[design/flow/design.v]
`timescale 1ns/100ps
module cordic_stage(clk, x_i, y_i, z_i, x_o, y_o, z_o, arctan);
  parameter z_width = 12; 
  parameter iter_width = 17;  	 
  parameter i=0;  		 
  input signed [z_width:0] arctan;
  input clk;
  input signed [iter_width:0] x_i, y_i;
  input signed [z_width:0] z_i;
  output [iter_width:0] x_o, y_o;
  output [z_width:0] z_o;
  reg d;
  reg signed [iter_width:0] x_o, x_next;
  reg signed [iter_width:0] y_o, y_next;
  reg signed [z_width:0] z_o, z_next;
  always @ (posedge clk)
    begin
      x_o <= x_next;
      y_o <= y_next;
      z_o <= z_next; 
    end
  always @(*)
    begin    
      d = (z_i[11] == 0) ? 0 : 1;
      if(d == 0) begin
        x_next = x_i - (y_i >>> i);
        y_next = y_i + (x_i >>> i);
        z_next = z_i - arctan;
      end
      else begin
        x_next = x_i + (y_i >>> i);
        y_next = y_i - (x_i >>> i);
        z_next = z_i + arctan;
      end
  end
endmodule
`timescale 1ns/100ps
module cordic_pipelined(clk, z0, xn, yn);
  parameter z_width = 12; 
  parameter iter_width = 17;   
  input clk;
  input signed [z_width:0] z0;
  output reg signed [iter_width:0] xn, yn;
  parameter N = 10;  
  reg [(N-1):0] d;
  wire signed [iter_width:0] x [N:0];
  wire signed [iter_width:0] y [N:0];
  wire signed [z_width:0] z [N:0];
  reg signed [z_width:0] z_start;
  assign x[0] = 'b01_0011_0110_1110_1001;   
  assign y[0] = 0;
  assign z[0] = z_start;
  reg [(N-1):0] flip;
  wire flip_in;
  assign flip_in = ((z0[z_width]==1) && (z0 < 'h1A60)) || 
   	((z0[z_width]==0) && (z0 > 'h05A0));    
  always @ (posedge clk)
    flip <= {flip[(N-2):0], flip_in};
  always @ (flip, x[N], y[N]) begin
    if (flip[N-1]) begin    
  	xn = ~( x[N]-1 );  
	yn = ~( y[N]-1 );  
    end
    else begin		 
	xn = x[N];	 
	yn = y[N];	 
    end
  end
  always @ (z0) begin
    if (((z0[z_width]==1) && (z0 < 'h1A60)) || 
   	((z0[z_width]==0) && (z0 > 'h05A0))) begin    
	if (z0[z_width] == 1) begin 			 
	    z_start = z0 + 'hB40; 	   
	end
	else begin
	    z_start = z0 - 'hB40;	   
	end
    end
    else begin
	z_start = z0; 
    end
  end
  wire signed [z_width:0] arctan [(N-1):0];
  assign arctan[0] = 'b0_0010_1101_0000;  
  assign arctan[1] = 'b0_0001_1010_1001;  
  assign arctan[2] = 'b0_0000_1110_0000;  
  assign arctan[3] = 'b0_0000_0111_0010;  
  assign arctan[4] = 'b0_0000_0011_1001;  
  assign arctan[5] = 'b0_0000_0001_1100;  
  assign arctan[6] = 'b0_0000_0000_1110;  
  assign arctan[7] = 'b0_0000_0000_0111;  
  assign arctan[8] = 'b0_0000_0000_0011;  
  assign arctan[9] = 'b0_0000_0000_0001;  
  genvar i;
  generate
    for(i=0; i<N; i=i+1)
      begin: stage_generate
        cordic_stage #(.i(i)) stage_i
        (
          .clk(clk), 
          .x_i(x[i]), .x_o(x[i+1]), 
          .y_i(y[i]), .y_o(y[i+1]), 
          .z_i(z[i]), .z_o(z[i+1]),
          .arctan(arctan[i])
        );
      end
  endgenerate
endmodule
[design/flow/run.sh]
#!/bin/bash
# the make line also repeats each setting of config.mk as NAME=value (left out here)
make -C /OpenROAD-flow-scripts/flow DESIGN_CONFIG=/design/flow/config.mk WORK_HOME=/design/flow/orfs CLKGATE_MAP_FILE= finish
[design/flow/config.mk]
export PLATFORM = sky130hd
export DESIGN_NAME = cordic_pipelined
export DESIGN_NICKNAME = cordic_pipelined
export VERILOG_FILES = /design/flow/design.v
export SDC_FILE = /design/flow/constraint.sdc
export NUM_CORES = 4
export LEC_CHECK = 0
export CAP_MARGIN = 30
export CELL_PAD_IN_SITES_DETAIL_PLACEMENT = 2
export CELL_PAD_IN_SITES_GLOBAL_PLACEMENT = 1
export CORE_ASPECT_RATIO = 0.71
export CORE_MARGIN = 2
export CORE_UTILIZATION = 70
export CTS_CLUSTER_SIZE = 59
export GPL_ROUTABILITY_DRIVEN = 1
export GPL_TIMING_DRIVEN = 0
export MIN_ROUTING_LAYER = met2
export PLACE_DENSITY_LB_ADDON = 0.17
export SETUP_SLACK_MARGIN = 0.64
export SLEW_MARGIN = 35
[design/flow/constraint.sdc]
create_clock -name core_clock -period 6.71 [get_ports {clk}]
set_input_delay 1.3420 -clock core_clock [delete_from_list [all_inputs] [get_ports {clk}]]
set_output_delay 1.3420 -clock core_clock [all_outputs]
set_load 0.01 [all_outputs]
==> results of run 1 <==
==> GITHUB_STEP_SUMMARY, run 1 <==
### Metrics collected by this job

| Metric | Value |
|---|---|
| Cells after Synth | `3,243` |
| Mux share | `1.74%` |
| Post-synth top area cell | `dfxtp_1` |
| Distinct cells, synth | `76` |
| Die width | `245 µm` |
| Most instantiated cells after synthesis | `dfxtp_1 (426), ha_1 (382), xnor2_1 (359)` |
| Logic family by area | `adder cells` |
| Log Error | `[ERROR FLW-0024] Place density exceeds 1.0 (current PLACE_DENSITY_LB_ADDON =  0.17). Please check if the value of  PLACE_DENSITY_LB_ADDON is between 0 and 0.99.` |
| Most common reg cell | `dfxtp_1` |
| Synth Register Bits | `426` |
| Top cells by area | `dfxtp_1 (30%), ha_1 (17%), xnor2_1 (11%)` |
| Seq/Total Area, Yosys | `29.6%` |
| Status | `stopped before the end` |
| YS chip area | `0.0288 mm²` |
| Die area | `0.0428 mm²` |
| Post-synth EDFFs | `0` |
| Yosys warning total | `11` |
| Synthesized net count | `3,666` |
| Yosys stat cell total | `3,243` |
| Row Count | `62` |
| Initial Util | `71.1%` |
| Most frequent cell after synthesis | `dfxtp_1` |
| Yosys aoi share | `17.2%` |
| Core box area | `0.0405 mm²` |
| Post-synthesis average cell area | `8.87 µm²` |
| Yosys simple share | `13.7%` |
| Dominant cell area share | `29.6%` |
| Ys async rst share | `0%` |
| Adder Area Share | `18.5%` |
| DIE HEIGHT | `175 µm` |
| Failing step | `global placement without I/O` |
| XORs/XNORs by Area | `15.9%` |
| Mapped cell area | `0.0288 mm²` |
==> inputs of run 2 (changes only) <==
- ABC_AREA: not set -> 1
- CAP_MARGIN: 30 -> 40
- CELL_PAD_IN_SITES_DETAIL_PLACEMENT: 2 -> 0
- CELL_PAD_IN_SITES_GLOBAL_PLACEMENT: 1 -> 3
- CORE_ASPECT_RATIO: 0.71 -> 1.62
- CORE_MARGIN: 2 -> 7
- CORE_UTILIZATION: 70 -> 22
- CTS_CLUSTER_DIAMETER: not set -> 31
- CTS_CLUSTER_SIZE: 59 -> 19
- GPL_TIMING_DRIVEN: 0 -> 1
- MAX_ROUTING_LAYER: not set -> met4
- MIN_ROUTING_LAYER: met2 -> met1
- PLACE_DENSITY_LB_ADDON: 0.17 -> not set
- SETUP_SLACK_MARGIN: 0.64 -> not set
- SLEW_MARGIN: 35 -> 30
- TNS_END_PERCENT: not set -> 50
- clock period: 6.71 -> 4.31 ns (I/O delays scaled with it)
==> run 2 against run 1 <==
Net effect: now clean on timing, DRC and antenna; area after synthesis up 1.0%; synthesized cell count up 14%; die area rose to 3.3 times the previous value.
==> GITHUB_STEP_SUMMARY, run 2 <==
## Implementation flow summary

| Metric | Value |
|---|---|
| Max Slew Vio Count | `0` |
| Logic area | `0.0190 mm²` |
| Crit Path Class | `flip-flop to output pin` |
| Cells after Synth | `3,710` |
| Setup TNS | `0 ns` |
| Min-Delay Endpoint | `stage_generate[5].stage_i.z_o[1]$_DFF_P_` |
| Initial Util | `22.2%` |
| Final HPWL DP | `90.3 mm` |
| Logic family by area | `adder cells` |
| Register Area | `0.00853 mm²` |
| R2R depth | `18` |
| Drt via density | `4.32` |
| Wire per inst | `18.5 µm` |
| Top cells by area | `dfxtp_1 (29%), ha_1 (16%), xor2_1 (12%)` |
| Most common reg cell | `dfxtp_1` |
| Post-CTS Hold Buffers | `0` |
| Yosys simple share | `16.4%` |
| Area Overhead vs Synth | `22.0%` |
| Row Count | `169` |
| Routed wire length | `105 mm` |
| Adder Area Share | `18.3%` |
| DIE HEIGHT | `477 µm` |
| Post-CTS setup buffers | `0` |
| Core box area | `0.131 mm²` |
| Vias in the first global route | `27,000` |
| WP buf/inv | `2` |
| Yosys warning total | `11` |
| Clk latency late pin | `0.72 ns` |
| Post-Place Cells | `5,477` |
| Die area | `0.143 mm²` |
| Most instantiated cells after synthesis | `nand2_1 (612), dfxtp_1 (426), a21oi_1 (411)` |
| Tool warnings | `38` |
| Most frequent cell after synthesis | `nand2_1` |
| Die width | `300 µm` |
| Fillers | `14,473` |
| Post-CTS Resized | `0` |
| HP Start | `stage_generate[4].stage_i.z_o[1]$_DFF_P_` |
| Synth Register Bits | `426` |
| Design area | `0.0355 mm²` |
| # DRC | `0` |
| Yosys stat cell total | `3,710` |
| Status | `finished clean` |
| Router iterations before antenna repair | `5` |
| Final clock skew | `0.0666 ns` |
| Reg-to-reg slack, setup | `0.78 ns` |
| Crit path max-delay family | `buffers and inverters` |
| CTS H-tree depth | `3` |
| CTS max path bufs | `3` |
| Max Fclk | `253 MHz` |
| Yosys aoi share | `14.6%` |
| Mapped cell area | `0.0291 mm²` |
| Final nets | `4,289` |
| Initial antenna violation count | `1` |
| Sinks on the clock net | `426` |
| Tmin final | `3.96 ns` |
| Mux share | `0%` |
| Cycle use final | `91.8%` |
| Final non-filler cell total | `5,659` |
| GP Congestion | `0.804` |
| CTS tree | `done` |
| Cts bufs inserted | `97` |
| RSZ-0062 raised after global routing | `no` |
| WP data arrival | `3.09 ns` |
| Crit path max fanout | `3` |
| XORs/XNORs by Area | `15.9%` |
| Worst setup margin | `0.355 ns` |
| Final Hold Fails | `0` |
| I/O Buffers | `49` |
| Grt ovf | `0` |
| Crit path cell chain | `inv_1, ha_1, nand2_1, nor3_1, a31oi_1, o21bai_1, nor2_1, xnor2_1, clkdlybuf4s50_1` |
| Hold Crit Depth | `0` |
| Placed instance area | `0.0319 mm²` |
| Seq/Total Area, Yosys | `29.3%` |
| Largest net degree at the start of global routing | `28` |
| IO Pins | `50` |
| Dominant cell area share | `29.3%` |
| DR vias | `24,469` |
| R2r endpoint | `stage_generate[9].stage_i.y_o[16]$_DFF_P_` |
| Post-synthesis average cell area | `7.84 µm²` |
| Rel. slew slack | `46.5%` |
| Synthesized net count | `4,133` |
| Ys async rst share | `0%` |
| Worst Path Required | `3.45 ns` |
| Setup crit start | `stage_generate[9].stage_i.y_o[0]$_DFF_P_` |
| Max-cap viol count | `0` |
| Post-Place Setup Slack | `0.558 ns` |
| Post-synth EDFFs | `0` |
| Crit. End Element | `output pin` |
| WP depth | `9` |
| Clk root buf | `clkbuf_16` |
| Reg clk slew, reported paths | `0.05 ns` |
| 1st-iter DRT viols | `684` |
| Distinct cells, synth | `48` |
| HP Class | `flip-flop to flip-flop` |
| R2r startpoint | `stage_generate[8].stage_i.x_o[9]$_DFF_P_` |
| Antenna-violating nets left | `0` |
| Startpoint types | `flip-flop` |
| YS chip area | `0.0291 mm²` |
| Critical path's slowest cell | `clkdlybuf4s50_1` |
| Setup violators final | `0` |
| GRT Total Usage | `14.8%` |
| Global-route wire length before repair | `157 mm` |
| Post-synth top area cell | `dfxtp_1` |
| Actual slew at the worst max-slew pin | `0.794 ns` |
| Crit path capture | `yn[16]` |
| Slowest stage delay, CP | `0.55 ns` |
-- run 2: final cells by class --
cell class                 count  area share, %
tap                         1710           6.03
clock buffer                 126           7.58
inverter                     382           4.04
clock inverter                55           2.53
timing repair buffer          87           2.22
multi-input combinational   2872           53.5
sequential                   426           24.1
antenna                        1        0.00706
-- run 2: per-stage QoR --
stage	util, %	hold WS [ns]
floorplan	-	0.310
global placement	24.3	0.312
detailed placement	24.3	0.312
CTS	27.0	0.316
global route	27.0	0.312
finish	27.0	0.317
-- run 2: per-layer routing --
metal  vias up  wire (µm)  global-route usage [%]
met5         -          0                       -
met1     11233      29700                    10.3
met4         0       5310                    7.30
li1      12746          -                       -
met3       205       2210                    1.74
met2       285      67400                    33.8
==> inputs of run 3 (changes only) <==
- CELL_PAD_IN_SITES_GLOBAL_PLACEMENT: 3 -> not set
- CORE_ASPECT_RATIO: 1.62 -> 0.9
- CORE_MARGIN: 7 -> 2
- CORE_UTILIZATION: 22 -> 72
- CTS_CLUSTER_DIAMETER: 31 -> 214
- CTS_CLUSTER_SIZE: 19 -> 36
- GPL_TIMING_DRIVEN: 1 -> not set
- MAX_ROUTING_LAYER: met4 -> not set
- PLACE_DENSITY_LB_ADDON: not set -> 0.28
- SETUP_SLACK_MARGIN: not set -> -0.26
- SLEW_MARGIN: 30 -> 20
- TNS_END_PERCENT: 50 -> not set
- clock period: 4.31 -> 2.55 ns (I/O delays scaled with it)
==> run 3 against run 2 <==
Net effect: die area decreased by 71%; synthesized cell count unchanged; area after synthesis unchanged; the run now fails in global routing.
==> GITHUB_STEP_SUMMARY, run 3 <==
### Metrics collected by this job

| Metric | Value |
|---|---|
| GP Congestion | `1.01` |
| Initial Util | `73.4%` |
| Post-synth EDFFs | `0` |
| CTS max path bufs | `3` |
| Post-CTS Hold Buffers | `0` |
| Final HPWL DP | `73.6 mm` |
| Core box area | `0.0396 mm²` |
| XORs/XNORs by Area | `15.9%` |
| Ys async rst share | `0%` |
| Mapped cell area | `0.0291 mm²` |
| Cells after Synth | `3,710` |
| Most common reg cell | `dfxtp_1` |
| Yosys warning total | `11` |
| Synth Register Bits | `426` |
| Row Count | `69` |
| Adder Area Share | `18.3%` |
| I/O Buffers | `49` |
| Post-synthesis average cell area | `7.84 µm²` |
| Sinks on the clock net | `426` |
| Logic family by area | `adder cells` |
| Synthesized net count | `4,133` |
| CTS H-tree depth | `1` |
| Yosys simple share | `16.4%` |
| Distinct cells, synth | `48` |
| Most frequent cell after synthesis | `nand2_1` |
| Yosys stat cell total | `3,710` |
| Failing step | `global routing` |
| Yosys aoi share | `14.6%` |
| Die width | `216 µm` |
| Grt ovf | `151` |
| IO Pins | `50` |
| Log Error | `[ERROR GRT-0116] Global routing finished with congestion. Check the congestion regions in the DRC Viewer.` |
| Mux share | `0%` |
| Post-Place Cells | `4,904` |
| Clk root buf | `clkbuf_16` |
| Seq/Total Area, Yosys | `29.3%` |
| YS chip area | `0.0291 mm²` |
| DIE HEIGHT | `195 µm` |
| Die area | `0.0420 mm²` |
| Top cells by area | `dfxtp_1 (29%), ha_1 (16%), xor2_1 (12%)` |
| Status | `stopped before the end` |
| GRT Total Usage | `71.1%` |
| Cts bufs inserted | `15` |
| Most instantiated cells after synthesis | `nand2_1 (612), dfxtp_1 (426), a21oi_1 (411)` |
| Dominant cell area share | `29.3%` |
| Post-synth top area cell | `dfxtp_1` |
## run 3: metrics by stage
stage	instance area, µm²	util (%)	hold WS, ns	setup slack [ns]	setup TNS [ns]
after floorplan	29100	-	0.310	-0.245	-4.59
after global placement	35000	88.3	0.310	-0.378	-10.81
after detailed placement	35000	88.3	0.312	-0.560	-33.82
after CTS	36300	91.5	0.336	-0.366	-28.63
## run 3: metal layers
layer | track usage, % | GRT overflow
met1 | 69.7 | 4
met2 | 90.5 | 73
met3 | 51.8 | 5
met4 | 75.2 | 68
met5 | 24.0 | 1
## run 3: timing repair
action,CTS
endpoints found under the setup margin,120
endpoints found under the hold margin,0
buffers inserted,35
gates resized,259
pin swaps,87
==> inputs of run 4 (changes only) <==
- ABC_AREA: 1 -> not set
- CAP_MARGIN: 40 -> 20
- CELL_PAD_IN_SITES_DETAIL_PLACEMENT: 0 -> not set
- CORE_ASPECT_RATIO: 0.9 -> not set
- CTS_CLUSTER_DIAMETER: 214 -> 140
- GPL_ROUTABILITY_DRIVEN: 1 -> not set
- MIN_ROUTING_LAYER: met1 -> not set
- PLACE_DENSITY_LB_ADDON: 0.28 -> not set
- SETUP_SLACK_MARGIN: -0.26 -> not set
- clock period: 2.55 -> 2.93 ns (I/O delays scaled with it)
==> run 4 against run 3 <==
Net effect: the run again fails in global routing; area after synthesis decreased by 1.0%; die area decreased by 1.0%; synthesized cell count decreased by 13%.
==> GITHUB_STEP_SUMMARY, run 4 <==
### Metrics collected by this job

| Metric | Value |
|---|---|
| Failing step | `global routing` |
| Mapped cell area | `0.0288 mm²` |
| Synthesized net count | `3,666` |
| Cells after Synth | `3,243` |
| I/O Buffers | `49` |
| XORs/XNORs by Area | `15.9%` |
| CTS max path bufs | `3` |
| Clk root buf | `clkbuf_16` |
| Yosys warning total | `11` |
| Sinks on the clock net | `426` |
| Final HPWL DP | `64.8 mm` |
| Most common reg cell | `dfxtp_1` |
| Top cells by area | `dfxtp_1 (30%), ha_1 (17%), xnor2_1 (11%)` |
| YS chip area | `0.0288 mm²` |
| Seq/Total Area, Yosys | `29.6%` |
| Yosys aoi share | `17.2%` |
| Placed instance area | `0.0345 mm²` |
| Core box area | `0.0395 mm²` |
| IO Pins | `50` |
| Distinct cells, synth | `76` |
| Ys async rst share | `0%` |
| Post-synth top area cell | `dfxtp_1` |
| Dominant cell area share | `29.6%` |
| Logic family by area | `adder cells` |
| Initial Util | `72.8%` |
| Die area | `0.0416 mm²` |
| Die width | `204 µm` |
| Most instantiated cells after synthesis | `dfxtp_1 (426), ha_1 (382), xnor2_1 (359)` |
| Most frequent cell after synthesis | `dfxtp_1` |
| Row Count | `73` |
| Log Error | `[ERROR DPL-0038] Utilization greater than 100%, impossible to legalize` |
| Post-synth EDFFs | `0` |
| Yosys simple share | `13.7%` |
| CTS H-tree depth | `1` |
| Synth Register Bits | `426` |
| Yosys stat cell total | `3,243` |
| Cts bufs inserted | `15` |
| Adder Area Share | `18.5%` |
| GP Congestion | `0.966` |
| Mux share | `1.74%` |
| Post-synthesis average cell area | `8.87 µm²` |
| Post-CTS Hold Buffers | `0` |
| DIE HEIGHT | `204 µm` |
| Status | `stopped before the end` |
-- run 4: metrics by stage --
stage	TNS [ns]	setup slack, ns	std cells	hold WS (ns)
global placement	-9.43	-0.600	4360	0.310
detailed placement	-17.49	-0.734	4360	0.312
floorplan	-0.661	-0.265	3243	0.310
CTS	-6.20	-0.432	4493	0.336
-- run 4: what timing repair did --
item,in CTS
setup endpoints to repair,136
pin swaps,234
hold endpoints to repair,0
setup buffers,123
gates resized,500
==> inputs of run 5 (changes only) <==
- CTS_CLUSTER_DIAMETER: 140 -> not set
- CTS_CLUSTER_SIZE: 36 -> not set
- PLACE_DENSITY: not set -> 0.35
- SETUP_SLACK_MARGIN: not set -> 1.04
- clock period: 2.93 -> 3.5 ns (I/O delays scaled with it)
==> run 5 against run 4 <==
Net effect: the run again fails in global routing; die area unchanged; area after synthesis unchanged; synthesized cell count is the same.
==> GITHUB_STEP_SUMMARY, run 5 <==
### Metrics collected by this job

| Metric | Value |
|---|---|
| Status | `stopped before the end` |
| Failing step | `global routing` |
| Log Error | `[ERROR GRT-0232] Routing congestion too high. Check the congestion heatmap in the GUI.` |
| Post-synth top area cell | `dfxtp_1` |
| CTS H-tree depth | `2` |
| Core box area | `0.0395 mm²` |
| Cells after Synth | `3,243` |
| Row Count | `73` |
| IO Pins | `50` |
| Ys async rst share | `0%` |
| XORs/XNORs by Area | `15.9%` |
| Seq/Total Area, Yosys | `29.6%` |
| Most common reg cell | `dfxtp_1` |
| Die width | `204 µm` |
| Placed instance area | `0.0314 mm²` |
| Adder Area Share | `18.5%` |
| Synth Register Bits | `426` |
| Most frequent cell after synthesis | `dfxtp_1` |
| DIE HEIGHT | `204 µm` |
| Grt ovf | `464` |
| Sinks on the clock net | `426` |
| Synthesized net count | `3,666` |
| CTS max path bufs | `3` |
| Most instantiated cells after synthesis | `dfxtp_1 (426), ha_1 (382), xnor2_1 (359)` |
| Dominant cell area share | `29.6%` |
| Initial Util | `72.8%` |
| Logic family by area | `adder cells` |
| Clk root buf | `clkbuf_16` |
| Die area | `0.0416 mm²` |
| Yosys warning total | `11` |
| Distinct cells, synth | `76` |
| Yosys simple share | `13.7%` |
| GP Congestion | `0.949` |
| Top cells by area | `dfxtp_1 (30%), ha_1 (17%), xnor2_1 (11%)` |
| Yosys aoi share | `17.2%` |
| Post-synthesis average cell area | `8.87 µm²` |
| Cts bufs inserted | `45` |
| Post-Place Setup Slack | `-0.229 ns` |
| I/O Buffers | `49` |
| YS chip area | `0.0288 mm²` |
| Final HPWL DP | `55.9 mm` |
| Yosys stat cell total | `3,243` |
| Mapped cell area | `0.0288 mm²` |
| Post-synth EDFFs | `0` |
| Mux share | `1.74%` |
| GRT Total Usage | `87.2%` |
[run 5: through the flow]
stage	instances	TNS (ns)
after floorplan	3243	0
after CTS	4056	0
after detailed placement	3813	-0.601
after global placement	3813	-0.453
[run 5: timing repair]
action                                  4_1_cts
resized                                     357
hold endpoints to repair                      0
hold buffers                                  0
setup buffers                               163
pin swaps                                   206
endpoints found under the setup margin      228
[run 5: routing by layer]
layer	GRT overflow	GRT usage, %
met1	2	84.3
met3	26	75.8
met2	244	100
met5	4	47.4
met4	188	93.8
==> inputs of run 6 (changes only) <==
- CORE_ASPECT_RATIO: not set -> 0.63
- CORE_UTILIZATION: 72 -> 70
- PLACE_DENSITY: 0.35 -> 0.5
- SETUP_SLACK_MARGIN: 1.04 -> not set
- clock period: 3.5 -> 5.0 ns (I/O delays scaled with it)
==> run 6 against run 5 <==
Net effect: now clean on timing, DRC and antenna; die area rose by 2.9%; synthesized cell count did not move; area after synthesis is the same.
==> GITHUB_STEP_SUMMARY, run 6 <==
## Implementation flow summary

| Metric | Value |
|---|---|
| CTS tree | `done` |
| Post-synth top area cell | `dfxtp_1` |
| Max-cap viol count | `0` |
| Mapped cell area | `0.0288 mm²` |
| Tmin final | `4.37 ns` |
| Reg-to-reg slack, setup | `0.63 ns` |
| Post-CTS Hold Buffers | `0` |
| Final HPWL DP | `56.1 mm` |
| Max Slew Vio Count | `0` |
| IO Pins | `50` |
| Synthesized net count | `3,666` |
| WP depth | `13` |
| Global-route wire length before repair | `116 mm` |
| Yosys stat cell total | `3,243` |
| HP Start | `stage_generate[4].stage_i.z_o[1]$_DFF_P_` |
| Tool warnings | `40` |
| Slowest stage delay, CP | `0.85 ns` |
| Reg clk slew, reported paths | `0.06 ns` |
| Final clock skew | `0.0118 ns` |
| Startpoint types | `flip-flop` |
| Mux share | `1.74%` |
| Design area | `0.0313 mm²` |
| # DRC | `0` |
| CTS max path bufs | `3` |
| Final nets | `3,722` |
| Antenna-violating nets left | `0` |
| Post-Place Setup Slack | `0.209 ns` |
| Util after Layout | `77.8%` |
| Logic family by area | `adder cells` |
| Adder Area Share | `18.5%` |
| I/O Buffers | `49` |
| Crit path cell chain | `nor4_1, nor4b_1, a21oi_1, xor2_1, ha_1, and4_1, and2_1, o21ai_0, o21ai_1, or4_1, a31o_1, a21oi_1, xnor3_1` |
| Distinct cells, synth | `76` |
| GP Congestion | `0.947` |
| Clk latency late pin | `0.56 ns` |
| Rel. slew slack | `32.7%` |
| Initial antenna violation count | `0` |
| CTS H-tree depth | `2` |
| Yosys warning total | `11` |
| Yosys simple share | `13.7%` |
| Row Count | `58` |
| Ys async rst share | `0%` |
| Dominant cell area share | `29.6%` |
| Largest net degree at the start of global routing | `37` |
| Crit. End Element | `flip-flop` |
| RSZ-0062 raised after global routing | `no` |
| Post-Place Cells | `3,796` |
| WP data arrival | `4.80 ns` |
| Setup TNS | `0 ns` |
| Crit path max-delay family | `simple AND/OR/NAND/NOR gates` |
| R2R depth | `13` |
| Crit Path Class | `flip-flop to flip-flop` |
| Clk root buf | `clkbuf_16` |
| Worst Path Required | `5.43 ns` |
| Routed wire length | `71.6 mm` |
| WP buf/inv | `0` |
| Yosys aoi share | `17.2%` |
| Drt via density | `6.09` |
| Status | `finished clean` |
| GRT Total Usage | `33.4%` |
| Router iterations before antenna repair | `9` |
| Most common reg cell | `dfxtp_1` |
| Initial Util | `71.6%` |
| Die width | `259 µm` |
| Crit path max fanout | `5` |
| Critical path's slowest cell | `nor4b_1` |
| Post-CTS Resized | `0` |
| YS chip area | `0.0288 mm²` |
| Post-synth EDFFs | `0` |
| Hold Crit Depth | `0` |
| Setup crit start | `stage_generate[3].stage_i.y_o[8]$_DFF_P_` |
| DIE HEIGHT | `165 µm` |
| DR vias | `23,588` |
| Core box area | `0.0402 mm²` |
| Final Hold Fails | `0` |
| Max Fclk | `229 MHz` |
| HP Class | `flip-flop to flip-flop` |
| Wire per inst | `18.5 µm` |
| Top cells by area | `dfxtp_1 (30%), ha_1 (17%), xnor2_1 (11%)` |
| Most instantiated cells after synthesis | `dfxtp_1 (426), ha_1 (382), xnor2_1 (359)` |
| Placed instance area | `0.0299 mm²` |
| Final non-filler cell total | `3,872` |
| Cells after Synth | `3,243` |
| Worst setup margin | `0.628 ns` |
| Setup violators final | `0` |
| Area Overhead vs Synth | `8.67%` |
| Crit path capture | `stage_generate[4].stage_i.x_o[17]$_DFF_P_` |
| Grt ovf | `0` |
| XORs/XNORs by Area | `15.9%` |
| CP most frequent cell | `a21oi_1` |
| Fillers | `2,894` |
| ANT cells | `0` |
| Synth Register Bits | `426` |
| Post-CTS setup buffers | `0` |
| Cycle use final | `87.4%` |
| Die area | `0.0428 mm²` |
| Post-synthesis average cell area | `8.87 µm²` |
| Seq/Total Area, Yosys | `29.6%` |
| Sinks on the clock net | `426` |
| Actual slew at the worst max-slew pin | `0.996 ns` |
| Cts bufs inserted | `41` |
| Vias in the first global route | `22,475` |
| Min-Delay Endpoint | `stage_generate[5].stage_i.z_o[1]$_DFF_P_` |
| Worst hold slack | `0.328 ns` |
| R2r startpoint | `stage_generate[3].stage_i.y_o[8]$_DFF_P_` |
| R2r endpoint | `stage_generate[4].stage_i.x_o[17]$_DFF_P_` |
| 1st-iter DRT viols | `2,266` |
| Most frequent cell after synthesis | `dfxtp_1` |
-- run 6: final cells by class --
type | instances | area (µm²) | area share (%)
inverters | 204 | 766 | 2.45
flip-flops and latches | 426 | 8530 | 27.3
multi-input cells | 2560 | 19300 | 61.6
clock buffers | 54 | 1160 | 3.70
clock inverters | 22 | 255 | 0.816
repair buffers | 66 | 618 | 1.98
well taps | 540 | 676 | 2.16
-- run 6: per-layer routing --
metal  GRT usage, %  up-vias  share of wire, %
met2           48.8      921                40
li1               -    11524                 -
met1           51.2    11051                50
met5              0        -                 0
met4           5.93        0               1.3
met3           6.03       92               8.8
==> inputs of run 7 (changes only) <==
- CORE_ASPECT_RATIO: 0.63 -> not set
- CORE_UTILIZATION: 70 -> 72
- CTS_CLUSTER_DIAMETER: not set -> 27
- PLACE_DENSITY: 0.5 -> 0.38
- SETUP_SLACK_MARGIN: not set -> 1.0
- clock period: 5.0 -> 3.5 ns (I/O delays scaled with it)
==> run 7 against run 6 <==
Net effect: the flow now stops in global routing; area after synthesis stayed put; synthesized cell count is the same; die area fell by 2.8%.
==> GITHUB_STEP_SUMMARY, run 7 <==
### Metrics collected by this job

| Metric | Value |
|---|---|
| Status | `stopped before the end` |
| Failing step | `global routing` |
| Log Error | `[ERROR DPL-0038] Utilization greater than 100%, impossible to legalize` |
| Cells after Synth | `3,243` |
| YS chip area | `0.0288 mm²` |
| Dominant cell area share | `29.6%` |
| Adder Area Share | `18.5%` |
| Yosys simple share | `13.7%` |
| GP Congestion | `0.936` |
| Post-Place Setup Slack | `-0.250 ns` |
| Yosys warning total | `11` |
| Most frequent cell after synthesis | `dfxtp_1` |
| Row Count | `73` |
| Post-synth EDFFs | `0` |
| Die area | `0.0416 mm²` |
| Placed instance area | `0.0313 mm²` |
| Yosys aoi share | `17.2%` |
| CTS H-tree depth | `3` |
| Most common reg cell | `dfxtp_1` |
| I/O Buffers | `49` |
| Sinks on the clock net | `426` |
| Core box area | `0.0395 mm²` |
| Post-CTS Hold Buffers | `0` |
| DIE HEIGHT | `204 µm` |
| Distinct cells, synth | `76` |
| Initial Util | `72.8%` |
| Most instantiated cells after synthesis | `dfxtp_1 (426), ha_1 (382), xnor2_1 (359)` |
| Clk root buf | `clkbuf_16` |
| Synth Register Bits | `426` |
| Top cells by area | `dfxtp_1 (30%), ha_1 (17%), xnor2_1 (11%)` |
| Seq/Total Area, Yosys | `29.6%` |
| IO Pins | `50` |
| Cts bufs inserted | `94` |
| XORs/XNORs by Area | `15.9%` |
| Ys async rst share | `0%` |
| Mapped cell area | `0.0288 mm²` |
| Logic family by area | `adder cells` |
| Post-synth top area cell | `dfxtp_1` |
| Post-synthesis average cell area | `8.87 µm²` |
| Mux share | `1.74%` |
| Die width | `204 µm` |
| Synthesized net count | `3,666` |
| Final HPWL DP | `55.9 mm` |
| Yosys stat cell total | `3,243` |
| CTS max path bufs | `3` |
run 7: through the flow:
stage          hold slack [ns]  instances
2_1_floorplan            0.310       3243
3_3_place_gp             0.310       3813
3_5_place_dp             0.312       3813
4_1_cts                  0.309       4144
run 7: repair_timing:
action	4_1_cts
gates cloned	1
setup buffers	153
gates resized	483
endpoints found under the setup margin	231
pin swaps	240
==> inputs of run 8 (changes only) <==
- CAP_MARGIN: 20 -> 35
- CELL_PAD_IN_SITES_GLOBAL_PLACEMENT: not set -> 1
- CORE_ASPECT_RATIO: not set -> 0.82
- CORE_UTILIZATION: 72 -> 70
- CTS_CLUSTER_DIAMETER: 27 -> not set
- CTS_CLUSTER_SIZE: not set -> 59
- GPL_ROUTABILITY_DRIVEN: not set -> 0
- GPL_TIMING_DRIVEN: not set -> 0
- MIN_ROUTING_LAYER: not set -> met2
- PLACE_DENSITY: 0.38 -> not set
- PLACE_DENSITY_LB_ADDON: not set -> 0.17
- SETUP_SLACK_MARGIN: 1.0 -> 0.64
- SLEW_MARGIN: 20 -> 35
- clock period: 3.5 -> 6.71 ns (I/O delays scaled with it)
==> run 8 against run 7 <==
Net effect: the run fails in global placement without I/O; synthesized cell count unchanged; die area increased by 2.8%; area after synthesis unchanged.
==> GITHUB_STEP_SUMMARY, run 8 <==
### Metrics collected by this job

| Metric | Value |
|---|---|
| Adder Area Share | `18.5%` |
| Dominant cell area share | `29.6%` |
| Most common reg cell | `dfxtp_1` |
| Post-synth top area cell | `dfxtp_1` |
| Yosys warning total | `11` |
| Core box area | `0.0407 mm²` |
| Die width | `228 µm` |
| Log Error | `[ERROR FLW-0024] Place density exceeds 1.0 (current PLACE_DENSITY_LB_ADDON =  0.17). Please check if the value of  PLACE_DENSITY_LB_ADDON is between 0 and 0.99.` |
| YS chip area | `0.0288 mm²` |
| Initial Util | `70.6%` |
| Die area | `0.0427 mm²` |
| Mux share | `1.74%` |
| DIE HEIGHT | `188 µm` |
| Post-synth EDFFs | `0` |
| Failing step | `global placement without I/O` |
| Synthesized net count | `3,666` |
| Row Count | `67` |
| Logic family by area | `adder cells` |
| Distinct cells, synth | `76` |
| Yosys simple share | `13.7%` |
| Ys async rst share | `0%` |
| Seq/Total Area, Yosys | `29.6%` |
| Top cells by area | `dfxtp_1 (30%), ha_1 (17%), xnor2_1 (11%)` |
| Most frequent cell after synthesis | `dfxtp_1` |
| Yosys aoi share | `17.2%` |
| Most instantiated cells after synthesis | `dfxtp_1 (426), ha_1 (382), xnor2_1 (359)` |
| XORs/XNORs by Area | `15.9%` |
| Post-synthesis average cell area | `8.87 µm²` |
| Synth Register Bits | `426` |
| Yosys stat cell total | `3,243` |
| Status | `stopped before the end` |
| Cells after Synth | `3,243` |
| Mapped cell area | `0.0288 mm²` |
==> inputs of run 9 (changes only) <==
- CAP_MARGIN: 35 -> 20
- CELL_PAD_IN_SITES_GLOBAL_PLACEMENT: 1 -> not set
- CORE_ASPECT_RATIO: 0.82 -> not set
- CORE_UTILIZATION: 70 -> 68
- CTS_CLUSTER_SIZE: 59 -> not set
- GPL_ROUTABILITY_DRIVEN: 0 -> not set
- GPL_TIMING_DRIVEN: 0 -> not set
- MIN_ROUTING_LAYER: met2 -> not set
- PLACE_DENSITY_LB_ADDON: 0.17 -> not set
- SETUP_SLACK_MARGIN: 0.64 -> not set
- SLEW_MARGIN: 35 -> 20
- clock period: 6.71 -> 4.58 ns (I/O delays scaled with it)
==> run 9 against run 8 <==
Net effect: now clean on timing, DRC and antenna; die area rose by 2.9%; synthesized cell count did not move; area after synthesis is the same.
==> GITHUB_STEP_SUMMARY, run 9 <==
## Implementation flow summary

| Metric | Value |
|---|---|
| WP buf/inv | `1` |
| Most common reg cell | `dfxtp_1` |
| Vias in the first global route | `22,860` |
| Crit Path Class | `flip-flop to flip-flop` |
| Setup TNS | `0 ns` |
| Cycle use final | `89.0%` |
| Met1 Use GR | `35.7%` |
| Crit path max-delay family | `AND-OR/OR-AND gates` |
| DIE HEIGHT | `210 µm` |
| Reg-to-reg slack, setup | `0.50 ns` |
| R2r startpoint | `stage_generate[6].stage_i.y_o[7]$_DFF_P_` |
| Rel. slew slack | `41.2%` |
| Crit path capture | `stage_generate[7].stage_i.x_o[16]$_DFF_P_` |
| Die area | `0.0440 mm²` |
| Yosys stat cell total | `3,243` |
| Initial Util | `68.7%` |
| Adder Area Share | `18.5%` |
| 1st-iter DRT viols | `1,203` |
| Clk root buf | `clkbuf_16` |
| R2r endpoint | `stage_generate[7].stage_i.x_o[16]$_DFF_P_` |
| Cts bufs inserted | `46` |
| YS chip area | `0.0288 mm²` |
| Logic family by area | `adder cells` |
| Tool warnings | `40` |
| Post-synth top area cell | `dfxtp_1` |
| XORs/XNORs by Area | `15.9%` |
| Post-CTS Hold Buffers | `0` |
| Final clock skew | `0.0166 ns` |
| HP Start | `flip[2]$_DFF_P_` |
| I/O Buffers | `49` |
| Yosys aoi share | `17.2%` |
| IO Pins | `50` |
| # DRC | `0` |
| Yosys simple share | `13.7%` |
| Top cells by area | `dfxtp_1 (30%), ha_1 (17%), xnor2_1 (11%)` |
| Synth Register Bits | `426` |
| Max Fclk | `245 MHz` |
| Sinks on the clock net | `426` |
| Router iterations before antenna repair | `5` |
| Drt via density | `5.89` |
| Most frequent cell after synthesis | `dfxtp_1` |
| M3 GR Usage | `3.41%` |
| Clk latency late pin | `0.58 ns` |
| Core box area | `0.0419 mm²` |
| Slowest stage delay, CP | `0.61 ns` |
| Post-synthesis average cell area | `8.87 µm²` |
| Most instantiated cells after synthesis | `dfxtp_1 (426), ha_1 (382), xnor2_1 (359)` |
| HP Class | `flip-flop to flip-flop` |
| Crit path max fanout | `4` |
| Area Overhead vs Synth | `9.19%` |
| DR vias | `22,865` |
| Tmin final | `4.08 ns` |
| GP Congestion | `0.927` |
| Setup violators final | `0` |
| WP depth | `13` |
| CTS tree | `done` |
| Wire per inst | `17.0 µm` |
| Max-cap viol count | `0` |
| Critical path's slowest cell | `o41ai_1` |
| Cells after Synth | `3,243` |
| R2R depth | `13` |
| Ys async rst share | `0%` |
| Die width | `210 µm` |
| Reg clk slew, reported paths | `0.07 ns` |
| Final nets | `3,728` |
| CTS H-tree depth | `2` |
| Initial antenna violation count | `0` |
| Post-synth EDFFs | `0` |
| Fillers | `3,121` |
| Routed wire length | `66.1 mm` |
| Max Slew Vio Count | `0` |
| GRT busiest layer | `met2` |
| Min-Delay Endpoint | `flip[3]$_DFF_P_` |
| Worst Path Required | `5.07 ns` |
| Actual slew at the worst max-slew pin | `0.870 ns` |
| Dominant cell area share | `29.6%` |
| Row Count | `75` |
| Distinct cells, synth | `76` |
| Global-route wire length before repair | `109 mm` |
| Synthesized net count | `3,666` |
| Met2 GRT Util | `55.2%` |
| Startpoint types | `flip-flop` |
| CTS max path bufs | `3` |
| Post-CTS setup buffers | `0` |
| Post-CTS Resized | `0` |
| Mapped cell area | `0.0288 mm²` |
| Hold Crit Depth | `0` |
| Crit path cell chain | `inv_1, ha_1, mux2_2, fa_1, a21o_1, a21oi_1, nor2b_1, nor4_1, o31ai_1, o41ai_1, o2111ai_1, a21oi_1, xnor2_1` |
| CP most frequent cell | `a21oi_1` |
| WP data arrival | `4.57 ns` |
| Status | `finished clean` |
| Final Hold Fails | `0` |
| Final HPWL DP | `52.1 mm` |
| Setup crit start | `stage_generate[6].stage_i.y_o[7]$_DFF_P_` |
| Antenna-violating nets left | `0` |
| Grt ovf | `0` |
| RSZ-0062 raised after global routing | `no` |
| ANT cells | `0` |
| Yosys warning total | `11` |
| Worst hold slack | `0.326 ns` |
| Mux share | `1.74%` |
| Largest net degree at the start of global routing | `37` |
| Seq/Total Area, Yosys | `29.6%` |
| GRT Total Usage | `29.9%` |
| Crit. End Element | `flip-flop` |
## run 9: metal layers
metal | vias to the layer above | wire, µm | share of wire (%)
met5 | - | 0 | 0
met4 | 0 | 2320 | 3.5
met3 | 140 | 1980 | 3.0
met2 | 444 | 33100 | 50
met1 | 10762 | 28700 | 43
li1 | 11519 | - | -
## run 9: cell type report
| cell class | instances | area (µm²) | share of cell area, % |
|---|---|---|---|
| multi-input cells | 2560 | 19300 | 61.3 |
| clock inverters | 23 | 274 | 0.872 |
| flip-flops and latches | 426 | 8530 | 27.1 |
| well taps | 539 | 674 | 2.15 |
| clock buffers | 60 | 1280 | 4.09 |
| repair buffers | 67 | 626 | 1.99 |
| inverters | 204 | 766 | 2.44 |
## run 9: through the flow
step	setup WS [ns]	utilization [%]	instances	cell area (µm²)
floorplan	0.880	-	3243	28800
global placement	0.306	71.3	3796	29900
detailed placement	0.304	71.3	3796	29900
CTS	0.532	75.1	3879	31400
global route	0.321	75.1	3879	31400
finish	0.502	75.1	3879	31400
==> inputs of run 10 (changes only) <==
- ABC_AREA: not set -> 1
- CAP_MARGIN: 20 -> 5
- CELL_PAD_IN_SITES_DETAIL_PLACEMENT: not set -> 2
- CORE_ASPECT_RATIO: not set -> 1.23
- CORE_UTILIZATION: 68 -> 52
- CTS_CLUSTER_DIAMETER: not set -> 208
- GPL_TIMING_DRIVEN: not set -> 0
- HOLD_SLACK_MARGIN: not set -> 0.21
- PLACE_DENSITY_LB_ADDON: not set -> 0.17
- SETUP_SLACK_MARGIN: not set -> 0.81
- SLEW_MARGIN: 20 -> 15
- clock period: 4.58 -> 6.32 ns (I/O delays scaled with it)
==> run 10 against run 9 <==
Net effect: the run now fails in detailed placement; synthesized cell count up 14%; area after synthesis increased by 1.0%; die area is 31% higher.
==> GITHUB_STEP_SUMMARY, run 10 <==
### Metrics collected by this job

| Metric | Value |
|---|---|
| Status | `stopped before the end` |
| Failing step | `detailed placement` |
| Log Error | `Error: detail_place.tcl, 38 bad optional access` |
| YS chip area | `0.0291 mm²` |
| Post-synthesis average cell area | `7.84 µm²` |
| Dominant cell area share | `29.3%` |
| Yosys warning total | `11` |
| Synthesized net count | `4,133` |
| Mux share | `0%` |
| Synth Register Bits | `426` |
| Distinct cells, synth | `48` |
| Cells after Synth | `3,710` |
| Yosys stat cell total | `3,710` |
| Row Count | `96` |
| Ys async rst share | `0%` |
| Top cells by area | `dfxtp_1 (29%), ha_1 (16%), xor2_1 (12%)` |
| GP Congestion | `0.945` |
| Die area | `0.0578 mm²` |
| Yosys aoi share | `14.6%` |
| Logic family by area | `adder cells` |
| Most instantiated cells after synthesis | `nand2_1 (612), dfxtp_1 (426), a21oi_1 (411)` |
| Most common reg cell | `dfxtp_1` |
| I/O Buffers | `49` |
| XORs/XNORs by Area | `15.9%` |
| Post-synth top area cell | `dfxtp_1` |
| Most frequent cell after synthesis | `nand2_1` |
| Mapped cell area | `0.0291 mm²` |
| Initial Util | `52.4%` |
| IO Pins | `50` |
| Yosys simple share | `16.4%` |
| Die width | `217 µm` |
| DIE HEIGHT | `266 µm` |
| Adder Area Share | `18.3%` |
| Seq/Total Area, Yosys | `29.3%` |
| Core box area | `0.0555 mm²` |
| Post-synth EDFFs | `0` |
==> run 10: stage by stage <==
| step | instances | worst slack [ns] | hold slack [ns] | instance area, µm² |
|---|---|---|---|---|
| after global placement | 4494 | 1.89 | 0.311 | 30500 |
| after floorplan | 3710 | 3.15 | 0.310 | 29100 |
==> inputs of run 11 (changes only) <==
- ABC_AREA: 1 -> not set
- CAP_MARGIN: 5 -> 35
- CELL_PAD_IN_SITES_DETAIL_PLACEMENT: 2 -> not set
- CORE_ASPECT_RATIO: 1.23 -> not set
- CORE_UTILIZATION: 52 -> 32
- CTS_CLUSTER_DIAMETER: 208 -> not set
- CTS_CLUSTER_SIZE: not set -> 65
- GPL_TIMING_DRIVEN: 0 -> 1
- HOLD_SLACK_MARGIN: 0.21 -> not set
- MAX_ROUTING_LAYER: not set -> met5
- MIN_ROUTING_LAYER: not set -> met1
- PLACE_DENSITY_LB_ADDON: 0.17 -> not set
- SETUP_SLACK_MARGIN: 0.81 -> not set
- SLEW_MARGIN: 15 -> 40
- clock period: 6.32 -> 3.76 ns (I/O delays scaled with it)
==> run 11 against run 10 <==
Net effect: the run now finishes clean; synthesized cell count shrank 13%; area after synthesis shrank 1.0%; die area grew 60%.
==> GITHUB_STEP_SUMMARY, run 11 <==
## Implementation flow summary

| Metric | Value |
|---|---|
| Status | `finished clean` |
| Vias in the first global route | `21,693` |
| Critical path's slowest cell | `or4_1` |
| Final nets | `3,784` |
| Initial Util | `32.4%` |
| Min-Delay Endpoint | `stage_generate[2].stage_i.z_o[4]$_DFF_P_` |
| Crit path max-delay family | `simple AND/OR/NAND/NOR gates` |
| WP depth | `14` |
| # DRC | `0` |
| Yosys warning total | `11` |
| Max Fclk | `279 MHz` |
| 1st-iter DRT viols | `820` |
| WP data arrival | `4.03 ns` |
| Distinct cells, synth | `76` |
| Final HPWL DP | `50.0 mm` |
| Die width | `304 µm` |
| Most common reg cell | `dfxtp_1` |
| Die area | `0.0923 mm²` |
| Dominant cell area share | `29.6%` |
| Util after Layout | `37.0%` |
| GP Congestion | `0.854` |
| Final clock skew | `0.0282 ns` |
| ANT cells | `0` |
| WP buf/inv | `1` |
| Synth Register Bits | `426` |
| CTS tree | `done` |
| Synthesized net count | `3,666` |
| Drt via density | `4.84` |
| CTS max path bufs | `3` |
| Crit. End Element | `flip-flop` |
| I/O Buffers | `49` |
| Cycle use final | `95.2%` |
| CTS H-tree depth | `2` |
| Post-synth top area cell | `dfxtp_1` |
| Max Slew Vio Count | `0` |
| HP Class | `flip-flop to flip-flop` |
| Largest net degree at the start of global routing | `37` |
| HP Start | `stage_generate[1].stage_i.z_o[4]$_DFF_P_` |
| Worst setup margin | `0.179 ns` |
| GRT Total Usage | `13.2%` |
| Routed wire length | `61.5 mm` |
| Crit path max fanout | `5` |
| Crit path cell chain | `nor4_2, nor4b_2, buf_4, a21oi_1, xor2_1, ha_1, and4_1, and2_1, o21ai_0, o21ai_1, or4_1, a31o_1, a21oi_1, xnor3_1` |
| Mapped cell area | `0.0288 mm²` |
| Hold Crit Depth | `0` |
| Crit Path Class | `flip-flop to flip-flop` |
| Antenna-violating nets left | `0` |
| Core box area | `0.0888 mm²` |
| Post-synth EDFFs | `0` |
| Post-Place Setup Slack | `-0.243 ns` |
| DR vias | `22,083` |
| RSZ-0062 raised after global routing | `yes` |
| Yosys stat cell total | `3,243` |
| Top cells by area | `dfxtp_1 (30%), ha_1 (17%), xnor2_1 (11%)` |
| Crit path capture | `stage_generate[4].stage_i.x_o[17]$_DFF_P_` |
| Startpoint types | `flip-flop` |
| Worst hold slack | `0.320 ns` |
| XORs/XNORs by Area | `15.9%` |
| DIE HEIGHT | `304 µm` |
| CP most frequent cell | `a21oi_1` |
| Tool warnings | `39` |
| Most instantiated cells after synthesis | `dfxtp_1 (426), ha_1 (382), xnor2_1 (359)` |
| Sinks on the clock net | `426` |
| Global-route wire length before repair | `104 mm` |
| Slowest stage delay, CP | `0.53 ns` |
| Clk latency late pin | `0.58 ns` |
| Reg clk slew, reported paths | `0.06 ns` |
| Area Overhead vs Synth | `14.0%` |
| Clk root buf | `clkbuf_16` |
| Wire per inst | `13.5 µm` |
| Reg-to-reg slack, setup | `0.18 ns` |
| Worst Path Required | `4.20 ns` |
| Final Hold Fails | `0` |
| R2r startpoint | `stage_generate[3].stage_i.y_o[9]$_DFF_P_` |
| Cts bufs inserted | `45` |
| Yosys simple share | `13.7%` |
| Ys async rst share | `0%` |
| Row Count | `109` |
| Grt ovf | `0` |
| R2r endpoint | `stage_generate[4].stage_i.x_o[17]$_DFF_P_` |
| Tmin final | `3.58 ns` |
| Mux share | `1.74%` |
| Logic family by area | `adder cells` |
| YS chip area | `0.0288 mm²` |
| Post-synthesis average cell area | `8.87 µm²` |
| Setup crit start | `stage_generate[3].stage_i.y_o[9]$_DFF_P_` |
| Max-cap viol count | `0` |
| Post-CTS Hold Buffers | `0` |
| Setup violators final | `0` |
| Most frequent cell after synthesis | `dfxtp_1` |
| Rel. slew slack | `58.3%` |
| Actual slew at the worst max-slew pin | `0.615 ns` |
| Post-CTS setup buffers | `0` |
| Adder Area Share | `18.5%` |
| Router iterations before antenna repair | `4` |
| Fillers | `8,975` |
| Yosys aoi share | `17.2%` |
| R2R depth | `14` |
| IO Pins | `50` |
| Seq/Total Area, Yosys | `29.6%` |
| Initial antenna violation count | `0` |
| Cells after Synth | `3,243` |
==> run 11: per-layer routing <==
| metal | global-route usage, % | part of all wire, % | up-vias |
|---|---|---|---|
| met2 | 24.5 | 50 | 242 |
| li1 | - | - | 11619 |
| met5 | 0 | 0 | - |
| met4 | 4.76 | 3.2 | 0 |
| met3 | 1.66 | 2.6 | 120 |
| met1 | 15.5 | 45 | 10102 |
==> run 11: final cells by class <==
cell class                 instances  area, µm²  area share [%]
inverter                         204        766            2.33
multi-input combinational       2560      19400            59.0
tap                             1165       1460            4.44
clock buffer                      64       1280            3.89
timing repair buffer             124       1090            3.33
clock inverter                    19        338            1.03
sequential                       426       8530            26.0
==> run 11: repair_timing <==
item                                    CTS  global route
gates resized                             7            16
endpoints found under the setup margin    4            12
pin swaps                                 0             1
==> run 11: per-stage QoR <==
step | instances | area, µm² | setup TNS (ns)
after floorplan | 3243 | 28800 | 0
after global placement | 4479 | 31100 | -0.683
after detailed placement | 4479 | 31100 | -0.593
after CTS | 4562 | 32700 | 0
after global routing | 4562 | 32800 | -0.126
final | 4562 | 32800 | 0
==> inputs of run 12 (changes only) <==
- ABC_AREA: not set -> 0
- CAP_MARGIN: 35 -> 40
- CELL_PAD_IN_SITES_DETAIL_PLACEMENT: not set -> 0
- CELL_PAD_IN_SITES_GLOBAL_PLACEMENT: not set -> 1
- CORE_ASPECT_RATIO: not set -> 1.62
- CORE_MARGIN: 2 -> 7
- CORE_UTILIZATION: 32 -> 22
- CTS_CLUSTER_DIAMETER: not set -> 31
- CTS_CLUSTER_SIZE: 65 -> 19
- GPL_ROUTABILITY_DRIVEN: not set -> 1
- MAX_ROUTING_LAYER: met5 -> met4
- SLEW_MARGIN: 40 -> 30
- clock period: 3.76 -> 4.31 ns (I/O delays scaled with it)
==> run 12 against run 11 <==
Net effect: worst setup slack improved by 0.12 ns; area after synthesis unchanged; flip-flop count unchanged; critical path depth decreased by 8; hold slack about the same; first-iteration DRC count decreased by 17%; register-to-register slack improved by 0.33 ns; clock-buffer cell count increased by 72; die area increased by 53%; largest cell class unchanged.
==> GITHUB_STEP_SUMMARY, run 12 <==
## Implementation flow summary

| Metric | Value |
|---|---|
| Status | `finished clean` |
| Final clock skew | `0.0261 ns` |
| Util after Layout | `27.3%` |
| Row Count | `168` |
| Reg clk slew, reported paths | `0.05 ns` |
| HP Start | `flip[4]$_DFF_P_` |
| Crit Path Class | `flip-flop to output pin` |
| R2r startpoint | `stage_generate[4].stage_i.x_o[5]$_DFF_P_` |
| Vias in the first global route | `22,976` |
| Actual slew at the worst max-slew pin | `0.787 ns` |
| DIE HEIGHT | `474 µm` |
| 1st-iter DRT viols | `683` |
| Grt ovf | `0` |
| Final nets | `3,818` |
| Crit. End Element | `output pin` |
| Max-cap viol count | `0` |
| Reg-to-reg slack, setup | `0.51 ns` |
| Critical path's slowest cell | `or4_1` |
| Most common reg cell | `dfxtp_1` |
| Yosys stat cell total | `3,243` |
| Min-Delay Endpoint | `flip[5]$_DFF_P_` |
| Seq/Total Area, Yosys | `29.6%` |
| Antenna-violating nets left | `0` |
| Yosys aoi share | `17.2%` |
| Post-CTS setup buffers | `0` |
| Crit path capture | `yn[15]` |
| Final Hold Fails | `0` |
| Post-Place Setup Slack | `0.0532 ns` |
| Setup violators final | `0` |
| Core box area | `0.129 mm²` |
| RSZ-0062 raised after global routing | `no` |
| Synthesized net count | `3,666` |
| GP Congestion | `0.847` |
| XORs/XNORs by Area | `15.9%` |
| Worst Path Required | `3.45 ns` |
| Die width | `298 µm` |
| DR vias | `22,152` |
| Cells after Synth | `3,243` |
| Crit path max fanout | `4` |
| Router iterations before antenna repair | `5` |
| Slowest stage delay, CP | `0.55 ns` |
| Synth Register Bits | `426` |
| Yosys simple share | `13.7%` |
| CTS max path bufs | `3` |
| Crit path max-delay family | `simple AND/OR/NAND/NOR gates` |
| IO Pins | `50` |
| ANT cells | `0` |
| Crit path cell chain | `or4_1, or2_1, or3_1, o31ai_1, xnor2_1, clkdlybuf4s50_1` |
| Wire per inst | `13.8 µm` |
| Routed wire length | `71.4 mm` |
| Global-route wire length before repair | `115 mm` |
| Final HPWL DP | `59.5 mm` |
| Post-CTS Resized | `0` |
| R2R depth | `16` |
| Most frequent cell after synthesis | `dfxtp_1` |
| Setup TNS | `0 ns` |
| Setup crit start | `stage_generate[9].stage_i.y_o[4]$_DFF_P_` |
| Max Fclk | `249 MHz` |
| Logic family by area | `adder cells` |
| Post-synth EDFFs | `0` |
| Yosys warning total | `11` |
| Mapped cell area | `0.0288 mm²` |
| Dominant cell area share | `29.6%` |
| Tmin final | `4.01 ns` |
| Worst setup margin | `0.300 ns` |
| Post-synth top area cell | `dfxtp_1` |
| Cycle use final | `93.0%` |
| Largest net degree at the start of global routing | `37` |
| WP data arrival | `3.15 ns` |
| Initial Util | `22.2%` |
| Die area | `0.141 mm²` |
| Max Slew Vio Count | `0` |
| Startpoint types | `flip-flop` |
| Mux share | `1.74%` |
| Hold Crit Depth | `0` |
| Tool warnings | `38` |
| # DRC | `0` |
| Fillers | `13,965` |
| Top cells by area | `dfxtp_1 (30%), ha_1 (17%), xnor2_1 (11%)` |
| Clk root buf | `clkbuf_16` |
| GRT Total Usage | `10.1%` |
| YS chip area | `0.0288 mm²` |
| CTS tree | `done` |
| Distinct cells, synth | `76` |
| Sinks on the clock net | `426` |
| Post-synthesis average cell area | `8.87 µm²` |
| Rel. slew slack | `47.0%` |
| Adder Area Share | `18.5%` |
| Initial antenna violation count | `0` |
| Most instantiated cells after synthesis | `dfxtp_1 (426), ha_1 (382), xnor2_1 (359)` |
| Post-CTS Hold Buffers | `0` |
| Drt via density | `4.28` |
| I/O Buffers | `49` |
| HP Class | `flip-flop to flip-flop` |
| R2r endpoint | `stage_generate[5].stage_i.y_o[17]$_DFF_P_` |
| Area Overhead vs Synth | `22.9%` |
| Ys async rst share | `0%` |
| WP depth | `6` |
| CTS H-tree depth | `3` |
| WP buf/inv | `1` |
| Cts bufs inserted | `105` |
| Clk latency late pin | `0.65 ns` |
## run 12: metal layers
| metal | vias up | share of wire [%] | global-route usage [%] |
|---|---|---|---|
| li1 | 11744 | - | - |
| met1 | 9922 | 33 | 8.12 |
| met2 | 324 | 58 | 21.3 |
| met3 | 162 | 3.0 | 1.62 |
| met4 | 0 | 5.2 | 5.45 |
| met5 | - | 0 | - |
## run 12: cell type report
class | instances | area (µm²) | share of cell area [%]
Sequential cell | 426 | 8530 | 24.1
Inverter | 204 | 766 | 2.17
Multi-Input combinational cell | 2560 | 19300 | 54.5
Clock buffer | 136 | 2950 | 8.35
Tap cell | 1700 | 2130 | 6.01
Timing Repair Buffer | 98 | 871 | 2.46
Clock inverter | 57 | 856 | 2.42
## run 12: per-stage QoR
step / hold slack, ns / cells / cell area (µm²)
after floorplan: 0.310 / 3243 / 28800
final: 0.320 / 5181 / 35400
after CTS: 0.318 / 5181 / 35400
after global routing: 0.322 / 5181 / 35400
after global placement: 0.314 / 4988 / 31600
after detailed placement: 0.312 / 4988 / 31600
==> inputs of run 13 (changes only) <==
- ABC_AREA: 0 -> not set
- CAP_MARGIN: 40 -> 20
- CELL_PAD_IN_SITES_DETAIL_PLACEMENT: 0 -> not set
- CELL_PAD_IN_SITES_GLOBAL_PLACEMENT: 1 -> not set
- CORE_ASPECT_RATIO: 1.62 -> not set
- CORE_MARGIN: 7 -> 2
- CORE_UTILIZATION: 22 -> 12
- CTS_CLUSTER_DIAMETER: 31 -> not set
- CTS_CLUSTER_SIZE: 19 -> not set
- GPL_ROUTABILITY_DRIVEN: 1 -> not set
- GPL_TIMING_DRIVEN: 1 -> not set
- MAX_ROUTING_LAYER: met4 -> not set
- MIN_ROUTING_LAYER: met1 -> not set
- SLEW_MARGIN: 30 -> 20
- clock period: 4.31 -> 6.24 ns (I/O delays scaled with it)
==> run 13 against run 12 <==
Net effect: non-clock buffer count decreased by 41; synthesized cell count is the same; global-route usage fell by 5.1 points; critical path depth grew 10; wire length fell by 11%; worst setup slack better by 1.4 ns; design area down 2.7%; die area grew 72%; highest routed layer unchanged.
==> GITHUB_STEP_SUMMARY, run 13 <==
## Implementation flow summary

| Metric | Value |
|---|---|
| Crit. End Element | `flip-flop` |
| Seq/Total Area, Yosys | `29.6%` |
| Clk latency late pin | `0.58 ns` |
| R2r endpoint | `stage_generate[4].stage_i.x_o[17]$_DFF_P_` |
| Mapped cell area | `0.0288 mm²` |
| Setup TNS | `0 ns` |
| Status | `finished clean` |
| Adder Area Share | `18.5%` |
| Yosys warning total | `11` |
| Die width | `494 µm` |
| Yosys aoi share | `17.2%` |
| Reg-to-reg slack, setup | `2.13 ns` |
| Dominant cell area share | `29.6%` |
| Top cells by area | `dfxtp_1 (30%), ha_1 (17%), xnor2_1 (11%)` |
| CTS tree | `done` |
| Hold Crit Depth | `0` |
| DR vias | `21,780` |
| Final Hold Fails | `0` |
| Cycle use final | `73.2%` |
| Most instantiated cells after synthesis | `dfxtp_1 (426), ha_1 (382), xnor2_1 (359)` |
| Initial antenna violation count | `2` |
| Rel. slew slack | `27.4%` |
| CTS H-tree depth | `2` |
| Setup crit start | `z0[12]` |
| WP data arrival | `5.08 ns` |
| Cells after Synth | `3,243` |
| Distinct cells, synth | `76` |
| Critical path's slowest cell | `o311ai_1` |
| Crit path capture | `stage_generate[0].stage_i.z_o[10]$_DFF_P_` |
| Worst Path Required | `6.75 ns` |
| Final nets | `3,712` |
| RSZ-0062 raised after global routing | `no` |
| Startpoint types | `input port` |
| 1st-iter DRT viols | `1,012` |
| Global-route wire length before repair | `105 mm` |
| Actual slew at the worst max-slew pin | `1.09 ns` |
| # DRC | `0` |
| Final HPWL DP | `51.2 mm` |
| Cts bufs inserted | `40` |
| Router iterations before antenna repair | `5` |
| DIE HEIGHT | `494 µm` |
| Clk root buf | `clkbuf_16` |
| Max-cap viol count | `0` |
| Slowest stage delay, CP | `0.65 ns` |
| Max Fclk | `219 MHz` |
| Ys async rst share | `0%` |
| Vias in the first global route | `21,375` |
| Worst hold slack | `0.327 ns` |
| Post-synth top area cell | `dfxtp_1` |
| Wire per inst | `9.75 µm` |
| Sinks on the clock net | `426` |
| I/O Buffers | `49` |
| Crit path max-delay family | `AND-OR/OR-AND gates` |
| Logic family by area | `adder cells` |
| Most frequent cell after synthesis | `dfxtp_1` |
| Initial Util | `12.1%` |
| HP Class | `flip-flop to flip-flop` |
| Synth Register Bits | `426` |
| Crit path cell chain | `clkdlybuf4s50_1, inv_1, ha_1, a21o_1, a21oi_1, nor2_1, o311ai_1, mux2i_4, inv_2, xnor2_1, ha_1, a211oi_1, nor3b_1, a21oi_1, o21ai_1, xor2_1` |
| Row Count | `179` |
| Post-CTS setup buffers | `0` |
| CTS max path bufs | `3` |
| Reg clk slew, reported paths | `0.07 ns` |
| Drt via density | `3.36` |
| Post-synthesis average cell area | `8.87 µm²` |
| R2R depth | `13` |
| Routed wire length | `63.3 mm` |
| Final clock skew | `0.0208 ns` |
| Post-CTS Resized | `0` |
| Fillers | `26,784` |
| GP Congestion | `0.813` |
| Core box area | `0.238 mm²` |
| Tool warnings | `38` |
| GRT Total Usage | `5.04%` |
| YS chip area | `0.0288 mm²` |
| HP Start | `flip[5]$_DFF_P_` |
| Yosys stat cell total | `3,243` |
| Crit Path Class | `input port to flip-flop` |
| XORs/XNORs by Area | `15.9%` |
| ANT cells | `0` |
| Setup violators final | `0` |
| Synthesized net count | `3,666` |
| Antenna-violating nets left | `0` |
| Mux share | `1.74%` |
| WP depth | `16` |
| Area Overhead vs Synth | `19.6%` |
| Die area | `0.244 mm²` |
| Yosys simple share | `13.7%` |
| Most common reg cell | `dfxtp_1` |
| Tmin final | `4.57 ns` |
| Min-Delay Endpoint | `flip[6]$_DFF_P_` |
| Max Slew Vio Count | `0` |
| IO Pins | `50` |
| Crit path max fanout | `6` |
| Largest net degree at the start of global routing | `41` |
| Post-synth EDFFs | `0` |
| Grt ovf | `0` |
| WP buf/inv | `3` |
| R2r startpoint | `stage_generate[3].stage_i.y_o[7]$_DFF_P_` |
| Post-CTS Hold Buffers | `0` |
run 13: through the flow:
| stage | cell area [µm²] | utilization, % | setup WS (ns) | std cells |
|---|---|---|---|---|
| CTS | 34400 | 14.5 | 1.70 | 6486 |
| floorplan | 28800 | - | 2.21 | 3243 |
| finish | 34400 | 14.5 | 1.67 | 6486 |
| global placement | 33100 | 13.9 | 1.07 | 6414 |
| global route | 34400 | 14.5 | 1.51 | 6486 |
| detailed placement | 33100 | 13.9 | 1.07 | 6414 |
run 13: area by class of cell:
| cell class | instances | area, µm² | area share (%) |
|---|---|---|---|
| Multi-Input combinational cell | 2560 | 19300 | 56.0 |
| Clock inverter | 17 | 213 | 0.618 |
| Tap cell | 3167 | 3960 | 11.5 |
| Inverter | 204 | 766 | 2.23 |
| Sequential cell | 426 | 8530 | 24.8 |
| Clock buffer | 55 | 1130 | 3.28 |
| Timing Repair Buffer | 57 | 551 | 1.60 |
run 13: routing by layer:
| metal | share of wire [%] | global-route usage, % |
|---|---|---|
| met1 | 53 | 7.11 |
| met2 | 42 | 7.91 |
| met3 | 3.5 | 0.912 |
| met4 | 1.9 | 1.12 |
| met5 | 0 | 0 |
